Setup of oak:
## hopselection
module hopselection(
clk_6M, rstz, p_033us,
regi_isMaster,
ps_pagerespTO,
fk_page,
scancase,
m_half_tslot_p,
connsnewslave, connsnewmaster,
txbit_period, rxbit_period,
fkset_p,   
psackfhs, pagetxfhs, pagetmp, pagerxackfhs ,
corre_threshold,
psrxfhs_succ_p,
psrxfhs,
pstxid,
m_tslot_p, ms_tslot_p,
ps_N_incr_p,
pageAB_2Npage_count, 
Atrain,
regi_interlace_offset, regi_page_k_nudge,
regi_AFH_mode,
regi_AFH_N, regi_AFH_channel_map,
ps, gips, is, giis, page, inquiry, mpr, spr, ir, conns,
prs_clock_frozen, prm_clock_frozen,
CLK, CLKE, CLKN, BD_ADDR,
counter_isFHS,
fk,
fk_chg_p, fk_chg_p_ff,
fk_pstxid
);
For scale: ~2000 cells after synthesis, about 170 flip-flops, roughly 270 I/O pins.
==> flow/config.mk <==
export PLATFORM = sky130hd
export DESIGN_NAME = hopselection
export DESIGN_NICKNAME = hopselection
export VERILOG_FILES = /design/flow/design.v
export SDC_FILE = /design/flow/constraint.sdc
export NUM_CORES = 4
export LEC_CHECK = 0
export CAP_MARGIN = 0
export CORE_MARGIN = 3
export CORE_UTILIZATION = 61
export CTS_CLUSTER_DIAMETER = 42
export MAX_ROUTING_LAYER = met5
export PLACE_DENSITY = 0.57
export SETUP_SLACK_MARGIN = 2.53
export SLEW_MARGIN = 20
==> flow/constraint.sdc <==
create_clock -name core_clock -period 14.2 [get_ports {clk_6M}]
set_input_delay 2.8400 -clock core_clock [delete_from_list [all_inputs] [get_ports {clk_6M}]]
set_output_delay 2.8400 -clock core_clock [all_outputs]
set_load 0.01 [all_outputs]
run.sh (not shown) runs the stock make flow with config.mk's settings and CLKGATE_MAP_FILE=.
Nothing crashed in oak and all stages finished; the problem is that the final layout failed, the offending checks being negative setup slack.
The following lists how pine was set up differently from oak:
- a change of CORE_MARGIN from 3 to 9
- a change of CTS_CLUSTER_DIAMETER from 42 to 375
- a deleted PLACE_DENSITY that had been 0.57
- a change of CORE_UTILIZATION from 61 to 28
- an added PLACE_DENSITY_LB_ADDON of 0.01
- a change of the clock period (ns, I/O delays scaled along) from 14.2 to 35.9
==> comparison <==
Final cycle utilization of the critical path (higher): oak
The clock latency at the later pin of the worst-skew pair of pine exceeds that of oak by 20 ps.
pine — fraction of power consumed by the clock network 2.8 points higher, oak as reference
Cell area (pine vs. oak) decreases by more than 10%
Between pine and oak, final wirelength is higher for pine, oak comes in under that.
pine went all the way through the flow, and no timing, DRC or antenna check failed.
Summary — worst-case setup slack after placement, pine relative to oak: higher, by 10980 ps.
Global-route wire length before repair of oak is on par with pine.
Comparing sequential portion of the cell area for pine and oak, the smaller number came from oak.
End point of the critical path = fk[0]: oak; end point of the critical path = fk[5]: pine
Note that the number of nets in the finished design recorded for pine amounts to 0.893 times the value seen in oak.
Inputs modified between pine and birch:
- a deleted PLACE_DENSITY_LB_ADDON that had been 0.01
- a change of CTS_CLUSTER_DIAMETER from 375 to 232
- a deleted MAX_ROUTING_LAYER that had been met5
- a change of CORE_MARGIN from 9 to 2
- a change of CORE_UTILIZATION from 28 to 66
- a deleted SETUP_SLACK_MARGIN that had been 2.53
- a change of CAP_MARGIN from 0 to 20
- a change of the clock period (ns, I/O delays scaled along) from 35.9 to 15.1
[summary]
- Die area for birch is lower than for pine.
- Of birch and pine, the run reporting the lower clock share of power was birch.
- Going from pine to birch, area growth from synthesis to layout grows by 13 points.
- What the final checks of birch revealed, after a flow that finished every stage, was a layout that fails on negative setup slack.
- pine has lower relative slew slack than birch.
- Between birch and pine, the difference in insertion delay of the later-clocked pin in the worst-skew pair is negligible.
- [birch] tap cell instance count fell 502 relative to pine
- Per the comparison of birch with pine, net switching component of the power now larger; total power went up; number of buffers and inverters on the critical path +1.
- Summary of birch over pine: total via count in the routed design went up by 24%; worst hold slack now larger.
Changes in maple relative to birch:
- PLACE_DENSITY: unset -> 0.6
- CTS_CLUSTER_DIAMETER: 232 -> unset
- CORE_UTILIZATION: 66 -> 40
- the clock period (ns, I/O delays scaled along): 15.1 -> 23.1
## What came out
maple ran to completion and came out clean on the timing, DRC and antenna checks.
When maple is measured against birch, its buffering overhead turns out 7.5 points lower.
Changes observed in maple relative to birch: first-iteration DRC count fell 1160; post-layout period usage of the worst path fell 21 points; switching power share of the total fell 2.9 points; core utilization fell 42 points; met3 routing resource usage after global routing fell 4.6 points.
birch has higher area growth from synthesis to layout than maple.
On power share of the combinational group, the lower figure sits with maple, not birch.
Run comparison: birch beginning of the critical path CLKE[13]; maple beginning of the critical path CLKN[7]
Share of total power in the clock network: birch and maple compared, lower one is birch
| clock network area share | lower: birch |

* * *

hopselection again, from the RTL that the note above started with.
// hopselection
module hopselection(
clk_6M, rstz, p_033us,
regi_isMaster,
ps_pagerespTO,
fk_page,
scancase,
m_half_tslot_p,
connsnewslave, connsnewmaster,
txbit_period, rxbit_period,
fkset_p,   
psackfhs, pagetxfhs, pagetmp, pagerxackfhs ,
corre_threshold,
psrxfhs_succ_p,
psrxfhs,
pstxid,
m_tslot_p, ms_tslot_p,
ps_N_incr_p,
pageAB_2Npage_count, 
Atrain,
regi_interlace_offset, regi_page_k_nudge,
regi_AFH_mode,
regi_AFH_N, regi_AFH_channel_map,
ps, gips, is, giis, page, inquiry, mpr, spr, ir, conns,
prs_clock_frozen, prm_clock_frozen,
CLK, CLKE, CLKN, BD_ADDR,
counter_isFHS,
fk,
fk_chg_p, fk_chg_p_ff,
fk_pstxid
);
make LEC_CHECK=0 CAP_MARGIN=20 CORE_MARGIN=2 CORE_UTILIZATION=70 CTS_CLUSTER_DIAMETER=362 CTS_CLUSTER_SIZE=14 SETUP_SLACK_MARGIN=3.71 SLEW_MARGIN=20 finish   # period 13.9 ns
The first run ended with an error in 5_1_grt with GRT-0116.
Edit:
CAP_MARGIN = 5   (was 20)
CORE_UTILIZATION = 72   (was 70)
PLACE_DENSITY = 0.65   (was unset)
- The changed run died in 5_1_grt, error GRT-0116
- synthesized cell count is unchanged
- synthesized area is unchanged
- die size is lower by 2.7%
Edit:
CAP_MARGIN = 20   (was 5)
CORE_UTILIZATION = 43   (was 72)
CTS_CLUSTER_DIAMETER = unset   (was 362)
CTS_CLUSTER_SIZE = unset   (was 14)
PLACE_DENSITY = 0.6   (was 0.65)
SETUP_SLACK_MARGIN = unset   (was 3.71)
clock period = 23.1 ns   (was 13.9 ns; I/O delays follow)
Effect: Now the flow finished with timing, DRC and antenna clean. Die area goes up by 66%. Synthesized area does not change. Synthesized cell count is unchanged.

* * *

== run A ==
hopselection again, from the RTL that the note above started with.
clock: 12.8 ns
lec_check: 0
abc_area: 1
cap_margin: 20
core_margin: 2
core_utilization: 70
cts_cluster_diameter: 226
hold_slack_margin: 0.28
setup_slack_margin: -1.28
slew_margin: 20
Run A is listed as incomplete: the tool reported an error in global routing and the run ended there.
Input-level comparison between run B and run A:
Settings: SETUP_SLACK_MARGIN now 3.75, was -1.28; CORE_UTILIZATION now 72, was 70.
==> comparison <==
Seen in the log of run B: DPL-0038 during clock tree synthesis, after which the run never completed. The run showing the smaller number of rows in the core area is run B. Between run A and run B, width of the die decreased. [compare] base=run A new=run B: net count after synthesis did not really move; die area saw a decrease.
Modified inputs, run C compared to run B
Settings: HOLD_SLACK_MARGIN: 0.28 -> unset; CORE_UTILIZATION: 72 -> 62; SETUP_SLACK_MARGIN: 3.75 -> unset; PLACE_DENSITY: unset -> 0.6; CTS_CLUSTER_DIAMETER: 226 -> unset; CTS_CLUSTER_SIZE: unset -> 98; the clock period (ns, I/O delays scaled along): 12.8 -> 30.4.
Findings:
- Run C finished all stages; the layout is clean.
- Taking run B as the reference, in run C initial cell density of the core saw a decrease; area of the core moved up; final RePlAce weighted congestion moved down; die size has increased.
## Diff of input files: run D against run C
Settings: setting CTS_CLUSTER_DIAMETER to 260 for the first time; changing CORE_UTILIZATION from 62 to 57; changing the clock period (ns, I/O delays scaled along) from 30.4 to 12.9.
Findings:
- The flow completed for run D, but it is not clean: the layout still shows negative setup slack.
- Compared with run C, in run D clock group share of total power -5.3 points; tally of non-filler cells in the final layout increased by 378 relative to the old numbers; global-route usage +2.2 points; number of DRC markers after the initial detailed-route iteration went up by 52; setup slack of the critical path after layout now smaller.
- Global-route wire length before repair (run D vs. run C) increases by more than 10%
- The core of run D is more densely filled than that of run C.
> inputs changed (run D -> run E)
Settings: clearing CTS_CLUSTER_DIAMETER, which used to be 260; clearing ABC_AREA, which used to be 1; swapping 57 for 12 in CORE_UTILIZATION; clearing CTS_CLUSTER_SIZE, which used to be 98; swapping 12.9 for 30.4 in the clock period (ns, I/O delays scaled along).
Findings:
Re clock power: run D was higher than run E.
Lower proportion of cell area occupied by multi-input gates was reported by run D, not run E.
Of run D and run E, the lower final-layout non-clock buffer area share belongs to run E.
Higher count of instantiated cells in the yosys netlist among run D and run E: run D
Run E: total design power lower than run D
Run D -> run E: number of DRC violations after detailed-routing iteration 0 decreased by more than 10%
Compared with run D, run E shows post-synthesis to final-layout area growth lower by 11 points.
Run E | stages: all done | timing, DRC, antenna: all pass
Between run D and run E, the share of the clock period used by the worst path is higher for run D.
Relative to run D, the final design instance area without fill measured on run E has decreased by a few percent.

* * *

garnet:
hopselection again, from the RTL that the note above started with.
export LEC_CHECK = 0
export CAP_MARGIN = 20
export CORE_MARGIN = 2
export CORE_UTILIZATION = 70
export CTS_CLUSTER_DIAMETER = 234
export CTS_CLUSTER_SIZE = 36
export MAX_ROUTING_LAYER = met4
export PLACE_DENSITY = 0.65
export SLEW_MARGIN = 20
export TNS_END_PERCENT = 5
create_clock -name core_clock -period 16.3 [get_ports {clk_6M}]
Although it ran to completion, garnet produced a layout that fails the final checks because of negative setup slack.
[inputs] willow vs garnet
Settings: a change of PLACE_DENSITY from 0.65 to 0.6; a change of CORE_UTILIZATION from 70 to 65; a deleted CTS_CLUSTER_SIZE that had been 36.
Results
The final report for willow shows a completed flow and a layout that fails verification, specifically negative setup slack. Re instance count on the critical path: willow and garnet aren't equal, and the lower value belongs to willow. Of willow and garnet, willow shows the lower via count, with garnet above it. Sequential share of layout area ended up 0.33 points lower on willow than on garnet. Proportion of power drawn by flip-flops and latches ended up 0.4 points higher on willow than on garnet. Clock share of power (willow over garnet): increase, 0.4 points. The post-cts gate resize count of willow exceeds that of garnet by about 12%. Compared to garnet, willow shows a wider setup margin.
Input changes introduced in raven (baseline for comparison: willow):
Settings: CTS_CLUSTER_SIZE newly set to 14; CORE_UTILIZATION changed from 65 to 69; CTS_CLUSTER_DIAMETER removed (was 234); MAX_ROUTING_LAYER removed (was met4); PLACE_DENSITY removed (was 0.6); TNS_END_PERCENT removed (was 5); the clock period (ns, I/O delays scaled along) changed from 16.3 to 13.9.
[summary]
- Compared with willow, raven shows a lower floorplan die width.
- Global placer's final weighted congestion delta (willow -> raven): insignificant
- raven and willow ended up with roughly the same post-synthesis share of cell area spent on and-or and or-and gates.
- On raven: buffer count from post-CTS setup fixing is 1 lower than what willow gave.
- Run status, raven: aborted in global routing, error GRT-0232
- raven vs willow — overall die area dropped by a few percent
The inputs of onyx differ from those of raven as listed below.
Settings: putting SETUP_SLACK_MARGIN at 3.71 where nothing was set; swapping 20 for 40 in CAP_MARGIN; putting CTS_CLUSTER_DIAMETER at 57 where nothing was set; swapping 69 for 70 in CORE_UTILIZATION.
==> results <==
- onyx: it failed during global routing, and the tool reported GRT-0116.
- Sort raven and onyx by post-cts gate resize count asc -> top: onyx
- Re chip area from the yosys synthesis statistics: no difference whatsoever between raven and onyx.
- Post-CTS setup buffer count, raven and onyx: lower on onyx
- Height of the die (lower): onyx
- onyx -> raven: sequential cell area fraction in the yosys report delta 0, exact match
- NOTE: number of instances in the placed design in onyx exceeds that of raven
### onyx -> xenon
Settings: CORE_UTILIZATION now 40, was 70; PLACE_DENSITY now 0.85, previously not set; SETUP_SLACK_MARGIN no longer set, was 3.71; CAP_MARGIN now 20, was 40; CTS_CLUSTER_DIAMETER no longer set, was 57; CTS_CLUSTER_SIZE now 83, was 14; the clock period (ns, I/O delays scaled along) now 25.0, was 13.9.
Findings:
Summary of onyx and xenon: one run falls short of a clean finish, namely onyx. Status: onyx FAILED at global routing (tool error). Of the two candidates, onyx has the worse setup slack at placement and xenon the better one. Against onyx, placed cell area in xenon fell by a little under 10%. onyx has lower die area than xenon. On die extent in y: between onyx and xenon, it ends up higher for xenon.
Power is estimated from default activity; no workload was simulated.
